## P
// system
module system
  #(parameter WIDTH = 24)
   (input aclk,
    input aresetn,
    input [WIDTH-1:0] s_axis_tdata,
    input s_axis_tvalid,
    output s_axis_tready,
    input s_axis_tlast,
    input [3:0] s_axis_tuser,
    output [2*WIDTH-1:0] m_axis_tdata,
    output m_axis_tvalid,
    input m_axis_tready,
    output m_axis_tlast,
    output [3:0] m_axis_tuser);
For scale: ~610 cells after synthesis, ~0.0061 mm2 of cells after synthesis.
Settings: LEC_CHECK=0, CAP_MARGIN=5, CELL_PAD_IN_SITES_DETAIL_PLACEMENT=0, CELL_PAD_IN_SITES_GLOBAL_PLACEMENT=2, CORE_MARGIN=10, CORE_UTILIZATION=40, CTS_CLUSTER_DIAMETER=377, CTS_CLUSTER_SIZE=12, GPL_TIMING_DRIVEN=0, HOLD_SLACK_MARGIN=0.25, MAX_ROUTING_LAYER=met5, PLACE_DENSITY_LB_ADDON=0.21, SLEW_MARGIN=20, TNS_END_PERCENT=50; clock period 3.65 ns.
run.sh (not shown) runs the stock make flow with config.mk's settings and CLKGATE_MAP_FILE=.
What Q does differently from P at the input level:
==> flow/config.mk <==
export PLATFORM = sky130hd
export DESIGN_NAME = system
export DESIGN_NICKNAME = system
export VERILOG_FILES = /design/flow/design.v
export SDC_FILE = /design/flow/constraint.sdc
export NUM_CORES = 4
export LEC_CHECK = 0
export CAP_MARGIN = 20
export CORE_MARGIN = 2
export CORE_UTILIZATION = 69
export SLEW_MARGIN = 20
==> flow/constraint.sdc <==
create_clock -name core_clock -period 2.78 [get_ports {aclk}]
set_input_delay 0.5560 -clock core_clock [delete_from_list [all_inputs] [get_ports {aclk}]]
set_output_delay 0.5560 -clock core_clock [all_outputs]
set_load 0.01 [all_outputs]
[summary]
- Of P and Q, the run reporting the lower net count reported at finish was Q.
- Compared with P, Q ends up with less cell area.
- Diff P -> Q: floorplan die area went down 53%, data required time at the worst endpoint went down 0.70 ns, overall routed net length went down 20%.
## Diff of input files: R against Q
diff --git a/flow/config.mk b/flow/config.mk
--- a/flow/config.mk
+++ b/flow/config.mk
@@ -7,5 +7,6 @@
 export LEC_CHECK = 0
+export ABC_AREA = 1
 export CAP_MARGIN = 20
 export CORE_MARGIN = 2
-export CORE_UTILIZATION = 69
+export CORE_UTILIZATION = 64
 export SLEW_MARGIN = 20
==> flow/constraint.sdc <==
create_clock -name core_clock -period 2.62 [get_ports {aclk}]
set_input_delay 0.5240 -clock core_clock [delete_from_list [all_inputs] [get_ports {aclk}]]
set_output_delay 0.5240 -clock core_clock [all_outputs]
set_load 0.01 [all_outputs]
--- outcome ---
- R: register-to-register slack is 0.12 ns lower than what Q reported.
- Going from Q to R, the utilization was found to have gone down by 4.5 points.
- Q ended up with XOR/XNOR gates as its combinational family with the most area after synthesis; R ended up with simple AND/OR/NAND/NOR gates.
- NOTE: combinational power share in R exceeds that of Q
- Compared R vs Q, and first-pass iteration count of the detailed router is down in R.
- R against Q: die footprint now sits higher; final worst slack went down 0.044 ns; post-synth design cell area picked up an extra 1.5%.

---

## run 1
system again, from the RTL that the note above started with.
make LEC_CHECK=0 CAP_MARGIN=15 CELL_PAD_IN_SITES_DETAIL_PLACEMENT=2 CORE_ASPECT_RATIO=0.71 CORE_MARGIN=2 CORE_UTILIZATION=40 HOLD_SLACK_MARGIN=-0.03 MIN_ROUTING_LAYER=met2 PLACE_DENSITY=0.76 SETUP_SLACK_MARGIN=0.11 SLEW_MARGIN=20 finish   # period 4.0 ns
Run 1: full flow OK, the timing, design-rule and antenna checks passed
[inputs] run 2 vs run 1
# run 1
export LEC_CHECK = 0
export CAP_MARGIN = 15
export CELL_PAD_IN_SITES_DETAIL_PLACEMENT = 2
export CORE_ASPECT_RATIO = 0.71
export CORE_MARGIN = 2
export CORE_UTILIZATION = 40
export HOLD_SLACK_MARGIN = -0.03
export MIN_ROUTING_LAYER = met2
export PLACE_DENSITY = 0.76
export SETUP_SLACK_MARGIN = 0.11
export SLEW_MARGIN = 20
create_clock -name core_clock -period 4.0 [get_ports {aclk}]
# run 2
export LEC_CHECK = 0
export CAP_MARGIN = 0
export CORE_MARGIN = 2
export CORE_UTILIZATION = 56
export CTS_CLUSTER_DIAMETER = 287
export CTS_CLUSTER_SIZE = 87
export PLACE_DENSITY = 0.35
export SETUP_SLACK_MARGIN = -0.4
export SLEW_MARGIN = 20
export TNS_END_PERCENT = 15
create_clock -name core_clock -period 4.0 [get_ports {aclk}]
==> comparison <==
- Run 2 ended up with a lower cell count than run 1 did.
- Placed cell count in run 2 is about 7% below run 1.
- Run 2 consumes less power than run 1 does.
For run 3, these inputs were changed with respect to run 2:
# run 2
export LEC_CHECK = 0
export CAP_MARGIN = 0
export CORE_MARGIN = 2
export CORE_UTILIZATION = 56
export CTS_CLUSTER_DIAMETER = 287
export CTS_CLUSTER_SIZE = 87
export PLACE_DENSITY = 0.35
export SETUP_SLACK_MARGIN = -0.4
export SLEW_MARGIN = 20
export TNS_END_PERCENT = 15
create_clock -name core_clock -period 4.0 [get_ports {aclk}]
# run 3
export LEC_CHECK = 0
export CAP_MARGIN = 0
export CORE_MARGIN = 2
export CORE_UTILIZATION = 72
export SLEW_MARGIN = 20
create_clock -name core_clock -period 1.67 [get_ports {aclk}]
Run 3 never completed; the flow aborted with a tool error in 4_1_cts. Re synthesized netlist net count: no difference whatsoever between run 3 and run 2. Against run 2, placed wire-length estimate after detailed placement in run 3 came out worse. Run 3 vs run 2 — number of cells after detailed placement rose 11%. When run 3 is measured against run 2, its area of the die turns out 21% lower.
The inputs of run 4 differ from those of run 3 as listed below.
# run 3
export LEC_CHECK = 0
export CAP_MARGIN = 0
export CORE_MARGIN = 2
export CORE_UTILIZATION = 72
export SLEW_MARGIN = 20
create_clock -name core_clock -period 1.67 [get_ports {aclk}]
# run 4
export LEC_CHECK = 0
export ABC_AREA = 1
export CAP_MARGIN = 40
export CORE_MARGIN = 2
export CORE_UTILIZATION = 70
export SLEW_MARGIN = 20
create_clock -name core_clock -period 2.06 [get_ports {aclk}]
## What came out
- Going from run 3 to run 4, total core area grew by a few percent.
- Run 3 has lower worst-case setup slack after placement than run 4.
- When run 4 is measured against run 3, its share of the synthesized netlist area taken by xor and xnor gates turns out 16 points lower.
- Compared to run 3, run 4 has area fraction in mux cells 0.17 points lower.
- Run 4 finished end to end and its layout was clean on timing, DRC and antenna.
- Higher width of the die goes to run 4 over run 3.
- The netlist area before placement of run 4 is higher than that of run 3.
- [run 4 vs run 3] die area: higher in run 4
- From run 3 to run 4 the numbers moved as follows: number of placed cells counting well taps now sits higher, number of synthesized flops with an enable pin roughly the same.

---

job 5475:
system again, from the RTL that the note above started with.
export LEC_CHECK = 0
export ABC_AREA = 1
export CAP_MARGIN = 15
export CORE_MARGIN = 2
export CORE_UTILIZATION = 72
export CTS_CLUSTER_DIAMETER = 371
export CTS_CLUSTER_SIZE = 98
export HOLD_SLACK_MARGIN = -0.1
export SLEW_MARGIN = 20
create_clock -name core_clock -period 1.89 [get_ports {aclk}]
| job 5475 | all stages done | FAIL | negative setup slack |
### job 5475 -> job 3856
Settings: CORE_UTILIZATION now 40, was 72; CTS_CLUSTER_SIZE no longer set, was 98; HOLD_SLACK_MARGIN no longer set, was -0.1; ABC_AREA no longer set, was 1; CTS_CLUSTER_DIAMETER no longer set, was 371; CAP_MARGIN now 20, was 15; the clock period (ns, I/O delays scaled along) now 2.78, was 1.89.
Notes after the runs:
Job 3856: no failed stages, no open violations at the end. Job 3856 vs job 5475: clock network area share up in job 3856. Note that the number of fill cells recorded for job 3856 amounts to 3.4 times the value seen in job 5475. Setup slack in job 3856 is larger than in job 5475.
diff inputs: job 3856 => job 7510
Settings: SETUP_SLACK_MARGIN now 0.32, previously not set.
Findings:
Every stage of the flow completed for job 7510, and the final layout passed the timing, design-rule and antenna checks. Job 3856 did not stop at any stage, and its layout met the timing, design-rule and antenna checks. From job 7510 to job 3856, minimum clock period did not move at all. Between job 3856 and job 7510, the difference in combinational power is negligible. Diff job 3856..job 7510 | fraction of area in clock buffers and inverters | unchanged. As far as final design area excluding fillers goes, job 3856 and job 7510 are indistinguishable; the numbers are identical. Job 3856 -> job 7510: total power delta 0, exact match. Re total global routing overflow: no difference whatsoever between job 3856 and job 7510. Job 3856 -> job 7510: combinational power share flat. Job 3856 → job 7510: fraction of the cycle the final worst path needs barely changed, sequential share of layout area barely changed. | required time at the worst-slack endpoint | job 3856 vs job 7510 | ≈ equal |.

---

## lane 1
The RTL this note starts from:
==> flow/design.v <==
`timescale 1ns / 1ps
module scrambler
 #(parameter WIDTH = 32,
   parameter SEED = 7'b1111111)
  (input aclk,
   input aresetn,
   input [WIDTH-1:0] s_axis_tdata,
   input [3:0] s_axis_tuser,
   input s_axis_tvalid,
   output s_axis_tready,
   input s_axis_tlast,
   output reg [WIDTH-1:0] m_axis_tdata,
   output reg [3:0] m_axis_tuser,
   output reg m_axis_tvalid,
   input m_axis_tready,
   output reg m_axis_tlast);
  localparam TAIL_MASK = {{7{1'b0}}, {(WIDTH-7){1'b1}}};
  wire axis_tready_int = m_axis_tready;
  assign s_axis_tready = axis_tready_int;
  wire m_handshake = m_axis_tvalid && axis_tready_int;
  wire s_handshake = s_axis_tvalid && axis_tready_int;
  reg [6:0] lfsr;
  wire [WIDTH-1:0] fb;
  genvar i;
  generate
    for (i = 0; i < WIDTH; i = i + 1) begin : gen_feedback
      if (i < 4)
        assign fb[i] = lfsr[i+3] ^ lfsr[i];
      else if (i < 7)
        assign fb[i] = lfsr[i] ^ fb[i-4];
      else
        assign fb[i] = fb[i-7] ^ fb[i-4];
    end
  endgenerate
  always @(posedge aclk)
    if (~aresetn) begin
      m_axis_tdata <= {WIDTH{1'b0}};
      m_axis_tuser <= 4'h0;
      m_axis_tlast <= 1'b0;
      m_axis_tvalid <= 1'b0;
    end
    else if (s_handshake) begin
      if (s_axis_tlast)
        m_axis_tdata <= (s_axis_tdata ^ fb) & TAIL_MASK;
      else
        m_axis_tdata <= s_axis_tdata ^ fb;
      m_axis_tuser <= s_axis_tuser;
      m_axis_tlast <= s_axis_tlast;
      m_axis_tvalid <= 1'b1;
    end
    else if (m_handshake)
      m_axis_tvalid <= 1'b0;
  always @(posedge aclk)
    if (~aresetn)
      lfsr <= SEED;
    else if (s_handshake)
      lfsr <= fb[WIDTH-1:WIDTH-7];
endmodule
`timescale 1ns / 1ps
module encoder
 #(parameter WIDTH = 24)
  (input aclk,
   input aresetn,
   input [WIDTH-1:0] s_axis_tdata,
   input [3:0] s_axis_tuser,
   input s_axis_tvalid,
   output s_axis_tready,
   input s_axis_tlast,
   output reg [2*WIDTH-1:0] m_axis_tdata,
   output reg [3:0] m_axis_tuser,
   output reg m_axis_tvalid,
   input m_axis_tready,
   output reg m_axis_tlast);
  localparam HISTSIZE = 6;
  wire axis_tready_int = m_axis_tready;
  assign s_axis_tready = axis_tready_int;
  wire m_handshake = m_axis_tvalid && axis_tready_int;
  wire s_handshake = s_axis_tvalid && axis_tready_int;
  reg [2*WIDTH-1:0] m_axis_tdata_int;
  wire [WIDTH-1:0] g0;
  wire [WIDTH-1:0] g1;
  wire [2*WIDTH-1:0] hr;
  wire [2*WIDTH-1:0] tfr;
  wire [2*WIDTH-1:0] ttr;
  reg [HISTSIZE-1:0] history;
  wire [WIDTH+HISTSIZE-1:0] operand = {s_axis_tdata, history};
  genvar i;
  generate
    for (i = 0; i < WIDTH; i = i + 1) begin : gen_poly
      assign g0[i] = operand[i+6] ^ operand[i+4] ^ operand[i+3] ^ operand[i+1] ^ operand[i];
      assign g1[i] = g0[i] ^ operand[i+5] ^ operand[i+1];
    end
    for (i = 0; i < 2*WIDTH-1; i = i + 2) begin : gen_half_rate
      assign hr[i]   = g0[i/2];
      assign hr[i+1] = g1[i/2];
    end
    for (i = 0; i < 3*WIDTH/2-2; i = i + 3) begin : gen_two_thirds
      assign ttr[i]   = g0[2*(i/3)];
      assign ttr[i+1] = g1[2*(i/3)];
      assign ttr[i+2] = g0[2*(i/3)+1];
    end
    for (i = 0; i < 4*WIDTH/3-3; i = i + 4) begin : gen_three_fourths
      assign tfr[i]   = g0[i-i/4];
      assign tfr[i+1] = g1[i-i/4];
      assign tfr[i+2] = g0[i-i/4+1];
      assign tfr[i+3] = g1[i-i/4+2];
    end
  endgenerate
  assign ttr[2*WIDTH-1:3*WIDTH/2] = 0;
  assign tfr[2*WIDTH-1:4*WIDTH/3] = 0;
  always @*
    case (s_axis_tuser)
      4'b1111, 4'b0111, 4'b1011, 4'b0011:
        m_axis_tdata_int = tfr;
      4'b0001:
        m_axis_tdata_int = ttr;
      default:
        m_axis_tdata_int = hr;
    endcase
  always @(posedge aclk)
    if (~aresetn) begin
      m_axis_tdata <= {2*WIDTH{1'b0}};
      m_axis_tuser <= 4'h0;
      m_axis_tlast <= 1'b0;
      m_axis_tvalid <= 1'b0;
    end
    else if (s_handshake) begin
      m_axis_tdata <= m_axis_tdata_int;
      m_axis_tuser <= s_axis_tuser;
      m_axis_tlast <= s_axis_tlast;
      m_axis_tvalid <= 1'b1;
    end
    else if (m_handshake)
      m_axis_tvalid <= 1'b0;
  always @(posedge aclk)
    if (~aresetn)
      history <= {HISTSIZE{1'b0}};
    else if (s_handshake)
      history <= s_axis_tdata[WIDTH-1:WIDTH-HISTSIZE];
endmodule
`timescale 1ns / 1ps
module system
  #(parameter WIDTH = 24)
   (input aclk,
    input aresetn,
    input [WIDTH-1:0] s_axis_tdata,
    input s_axis_tvalid,
    output s_axis_tready,
    input s_axis_tlast,
    input [3:0] s_axis_tuser,
    output [2*WIDTH-1:0] m_axis_tdata,
    output m_axis_tvalid,
    input m_axis_tready,
    output m_axis_tlast,
    output [3:0] m_axis_tuser);
    localparam SEED = 7'b1011101;
    wire [WIDTH-1:0] s2e_tdata;
    wire s2e_tvalid;
    wire s2e_tready;
    wire s2e_tlast;
    wire [3:0] s2e_tuser;
    scrambler #(.WIDTH(WIDTH), .SEED(SEED)) scrambler_i(
        .aclk(aclk),
        .aresetn(aresetn),
        .s_axis_tdata(s_axis_tdata),
        .s_axis_tvalid(s_axis_tvalid),
        .s_axis_tready(s_axis_tready),
        .s_axis_tuser(s_axis_tuser),
        .s_axis_tlast(s_axis_tlast),
        .m_axis_tdata(s2e_tdata),
        .m_axis_tvalid(s2e_tvalid),
        .m_axis_tready(s2e_tready),
        .m_axis_tuser(s2e_tuser),
        .m_axis_tlast(s2e_tlast)
    );
    encoder #(.WIDTH(WIDTH)) encoder_i(
        .aclk(aclk),
        .aresetn(aresetn),
        .s_axis_tdata(s2e_tdata),
        .s_axis_tvalid(s2e_tvalid),
        .s_axis_tready(s2e_tready),
        .s_axis_tuser(s2e_tuser),
        .s_axis_tlast(s2e_tlast),
        .m_axis_tdata(m_axis_tdata),
        .m_axis_tvalid(m_axis_tvalid),
        .m_axis_tready(m_axis_tready),
        .m_axis_tuser(m_axis_tuser),
        .m_axis_tlast(m_axis_tlast)
    );
endmodule
make LEC_CHECK=0 ABC_AREA=1 CAP_MARGIN=20 CORE_ASPECT_RATIO=0.5 CORE_MARGIN=2 CORE_UTILIZATION=72 CTS_CLUSTER_DIAMETER=378 CTS_CLUSTER_SIZE=93 HOLD_SLACK_MARGIN=-0.1 PLACE_DENSITY=0.86 SLEW_MARGIN=35 TNS_END_PERCENT=5 finish   # period 2.07 ns
The layout from lane 1, despite a flow that completed every stage, fails the layout checks, with the failing checks listed as setup timing.
Inputs modified between lane 1 and lane 2:
==> flow/config.mk <==
export PLATFORM = sky130hd
export DESIGN_NAME = system
export DESIGN_NICKNAME = system
export VERILOG_FILES = /design/flow/design.v
export SDC_FILE = /design/flow/constraint.sdc
export NUM_CORES = 4
export LEC_CHECK = 0
export CAP_MARGIN = 20
export CORE_MARGIN = 2
export CORE_UTILIZATION = 40
export SLEW_MARGIN = 20
==> flow/constraint.sdc <==
create_clock -name core_clock -period 4.0 [get_ports {aclk}]
set_input_delay 0.8000 -clock core_clock [delete_from_list [all_inputs] [get_ports {aclk}]]
set_output_delay 0.8000 -clock core_clock [all_outputs]
set_load 0.01 [all_outputs]
## What came out
Per the final summary, lane 2 finished and its layout is clean on timing, DRC and antenna.
Chip area line of the yosys report ended up 1.5% lower on lane 2 than on lane 1.
Row critical path depth: lane 2 lower / lane 1 higher
Looking at portion of the clock cycle consumed by the worst path in the final layout across lane 1 and lane 2, the one that comes out higher is lane 1.
Between lane 1 and lane 2, the design area is higher for lane 1.
Lane 2 against lane 1: cell count of the worst hold path saw little to no change, register-to-register slack saw an increase, wire length after detailed routing saw a decrease.
Power dissipated in the clock network: lane 2 vs lane 1 down 51%
No activity file was given, so power comes from the tool's default toggle rates.
